run A:
==> flow/design.v (excerpt) <==
module IExecute #(
   parameter N_BITS = 32,
   parameter N_BITS_REG = 5,
   parameter N_OPCODE = 6
)
(  input i_clk, i_reset,
   input  i_exec_mode,
   input  i_step,
   input [1:0] i_aluOP,  
   input i_aluSrc,
   input [N_BITS-1:0] i_datoLeido1,  
   input [N_BITS-1:0] i_datoLeido2,
   input [N_BITS-1:0] i_datoExtSigno,
   input [N_BITS-1:0] i_instruccion,  
   input [N_BITS_REG-1:0] i_rt_id,  
   input [N_BITS_REG-1:0] i_rd_id,  
   input [N_BITS_REG-1:0] i_rt_OR_rd,  
   input [N_BITS_REG-1:0] i_rd_EX_MEM,  
   input [N_BITS_REG-1:0] i_rd_MEM_WB,  
   input [N_BITS_REG-1:0] i_rs_id,      
   input [N_BITS-1:0] i_wbData,
   input [N_BITS-1:0] i_memData,
   input i_memToReg,
   input i_regWrite_EX_MEM,
   input i_regWrite_MEM_WB,
   input [1:0] i_branch,
   input i_memWrite,
   input [1:0]i_memRead,
   input i_regWrite,
   input i_halt,
   output reg [N_BITS-1:0] o_instruccion,
   output reg  o_ceroSignal,
   output reg  [N_BITS-1:0] o_aluResult,
   output reg [N_BITS-1:0] o_datoLeido2,
   output reg [N_BITS_REG-1:0] o_rd_data,  
   output reg [N_BITS_REG-1:0] o_rt_OR_rd,
   output reg o_memToReg,
   output reg [1:0] o_branch,
   output reg o_memWrite,
   output reg o_memRead,
   output reg o_regWrite,
   output reg o_halt
);
   wire  [N_BITS-1:0] w_aluResult;
   wire  w_ceroSignal;
   wire [1:0] w_forwardA;
   wire [1:0] w_forwardB;
   reg [N_BITS-1:0] dato1ALU;  
   reg [N_BITS-1:0] dato2ALU;  
   reg [N_BITS-1:0] dato2_preALU;  
   wire [N_OPCODE-1:0] aluOpcode;  
   reg memToReg;
   reg regWrite_EX_MEM;
   reg regWrite_MEM_WB;
   reg branch;
   reg memWrite;
   reg memRead;
   always @(*)begin  
      case(w_forwardA)
  ...
export LEC_CHECK = 0
export CAP_MARGIN = 20
export CORE_MARGIN = 2
export CORE_UTILIZATION = 40
export SETUP_SLACK_MARGIN = 1.64
export SLEW_MARGIN = 20
create_clock -name core_clock -period 6.0 [get_ports {i_clk}]
run.sh (not shown) runs the stock make flow with config.mk's settings and CLKGATE_MAP_FILE=.
Run A: aborted in 5_1_grt (tool error)
Setup changes, run A to run B
- swapping 1.64 for 1.95 in SETUP_SLACK_MARGIN
- putting TNS_END_PERCENT at 10 where nothing was set
- swapping 6.0 for 6.62 in the clock period (ns, I/O delays scaled along)
### Flow results
- The layout from run B, despite a flow that completed every stage, fails the layout checks, with the failing checks listed as setup timing.
- Run B against run A: area share of and-or/or-and cells after synthesis about even; post-CTS setup buffer count fell about 27%; standard cell core area about even; H-tree depth about even.
- Looking only at weighted congestion reported at the end of routability-driven placement, and setting everything else aside, the lower value of run A and run B goes to run B.
- There was hardly any difference in register share after synthesis between run A and run B.
- Run A has higher number of cells upsized or downsized after cts than run B.
- Worst setup timing slack at the placement stage: run A and run B compared, higher one is run B
- Compared with run A, run B shows instance area after placement lower by 1500 um2.
- Summary of run B over run A: die outline height flat, total cell area reported by yosys after synthesis comparable.
[inputs] run C vs run B
- SETUP_SLACK_MARGIN no longer set, was 1.95
- TNS_END_PERCENT no longer set, was 10
- the clock period (ns, I/O delays scaled along) now 10.8, was 6.62
==> comparison <==
Run C: no failed stages, no open violations at the end
Going from run B to run C, worst slack at placement rose 1950 ps, worst setup slack rose 1070 ps, relative area change from synthesis to final layout fell 49 points, flip-flop and latch power fell 39%.
Run C vs run B — global routing usage summed across all routing layers dropped 7.0 points.
Data arrival time of the critical path (higher): run C
Looking at critical path depth, run C sits 3.8% below run B.
Run C — number of failing setup endpoints in the final timing report 1 lower, run B as reference
Maximum number of pins on one net before global-route repair sits higher in run C than in run B.
Combinational fraction of design power: lower on run C

========
IExecute again, from the RTL that the note above started with.
export LEC_CHECK = 0
export ABC_AREA = 0
export CAP_MARGIN = 20
export CORE_ASPECT_RATIO = 1.44
export CORE_MARGIN = 2
export CORE_UTILIZATION = 72
export CTS_CLUSTER_SIZE = 98
export PLACE_DENSITY = 0.7
export SLEW_MARGIN = 20
export TNS_END_PERCENT = 40
create_clock -name core_clock -period 5.57 [get_ports {i_clk}]
The first run never finished: it broke off in detailed placement (3_5_place_dp) with DPL-0038.
Then changed:
- ABC_AREA: 0 -> unset
- CELL_PAD_IN_SITES_GLOBAL_PLACEMENT: unset -> 3
- CORE_ASPECT_RATIO: 1.44 -> unset
- CORE_MARGIN: 2 -> 6
- CORE_UTILIZATION: 72 -> 40
- CTS_CLUSTER_DIAMETER: unset -> 353
- CTS_CLUSTER_SIZE: 98 -> 56
- HOLD_SLACK_MARGIN: unset -> -0.09
- MAX_ROUTING_LAYER: unset -> met4
- PLACE_DENSITY: 0.7 -> unset
- TNS_END_PERCENT: 40 -> 30
- clock period: 5.57 -> 19.1 ns (I/O delays scaled with it)
Result: The new run died in global placement (3_3_place_gp), error GPL-0301. Die size rose by 90%. Synthesized area does not change. Synthesized cell count does not change.
Then changed:
- CELL_PAD_IN_SITES_GLOBAL_PLACEMENT: 3 -> unset
- CORE_MARGIN: 6 -> 2
- CTS_CLUSTER_DIAMETER: 353 -> 226
- CTS_CLUSTER_SIZE: 56 -> 100
- HOLD_SLACK_MARGIN: -0.09 -> unset
- MAX_ROUTING_LAYER: met4 -> unset
- TNS_END_PERCENT: 30 -> 15
- clock period: 19.1 -> 12.0 ns (I/O delays scaled with it)
Effect: Now the flow finished with timing, DRC and antenna clean. Die area fell by 6.7%. Area after synthesis is unchanged. Synthesized cell count stays the same.
Then changed:
- CELL_PAD_IN_SITES_GLOBAL_PLACEMENT: unset -> 3
- CORE_ASPECT_RATIO: unset -> 0.78
- CORE_MARGIN: 2 -> 6
- CTS_CLUSTER_DIAMETER: 226 -> 353
- CTS_CLUSTER_SIZE: 100 -> 56
- GPL_TIMING_DRIVEN: unset -> 0
- HOLD_SLACK_MARGIN: unset -> -0.09
- MAX_ROUTING_LAYER: unset -> met4
- SLEW_MARGIN: 20 -> 30
- TNS_END_PERCENT: 15 -> 30
- clock period: 12.0 -> 19.1 ns (I/O delays scaled with it)
The changed run never finished: it broke off in global placement (3_3_place_gp).
Die area went up by about 7%.
Synthesized cell count does not change.
Area after synthesis does not change.
Then changed:
- CELL_PAD_IN_SITES_GLOBAL_PLACEMENT: 3 -> unset
- CORE_ASPECT_RATIO: 0.78 -> unset
- CORE_MARGIN: 6 -> 2
- CTS_CLUSTER_DIAMETER: 353 -> unset
- CTS_CLUSTER_SIZE: 56 -> unset
- GPL_TIMING_DRIVEN: 0 -> unset
- MAX_ROUTING_LAYER: met4 -> unset
- SLEW_MARGIN: 30 -> 20
- TNS_END_PERCENT: 30 -> 60
- clock period: 19.1 -> 12.0 ns (I/O delays scaled with it)
This time the run produced a clean layout.
Die area goes down by about 7%.
Synthesized area stays the same.
Synthesized cell count does not change.
Then changed:
- CORE_UTILIZATION: 40 -> 72
- CTS_CLUSTER_SIZE: unset -> 98
- HOLD_SLACK_MARGIN: -0.09 -> unset
- PLACE_DENSITY: unset -> 0.36
- TNS_END_PERCENT: 60 -> 40
- clock period: 12.0 -> 5.23 ns (I/O delays scaled with it)
The changed run ended with an error in detailed placement (3_5_place_dp). Die size falls by 44%. Synthesized area is unchanged. Synthesized cell count does not change.
Power figures rest on the tool's default switching activity, not on a simulated workload.
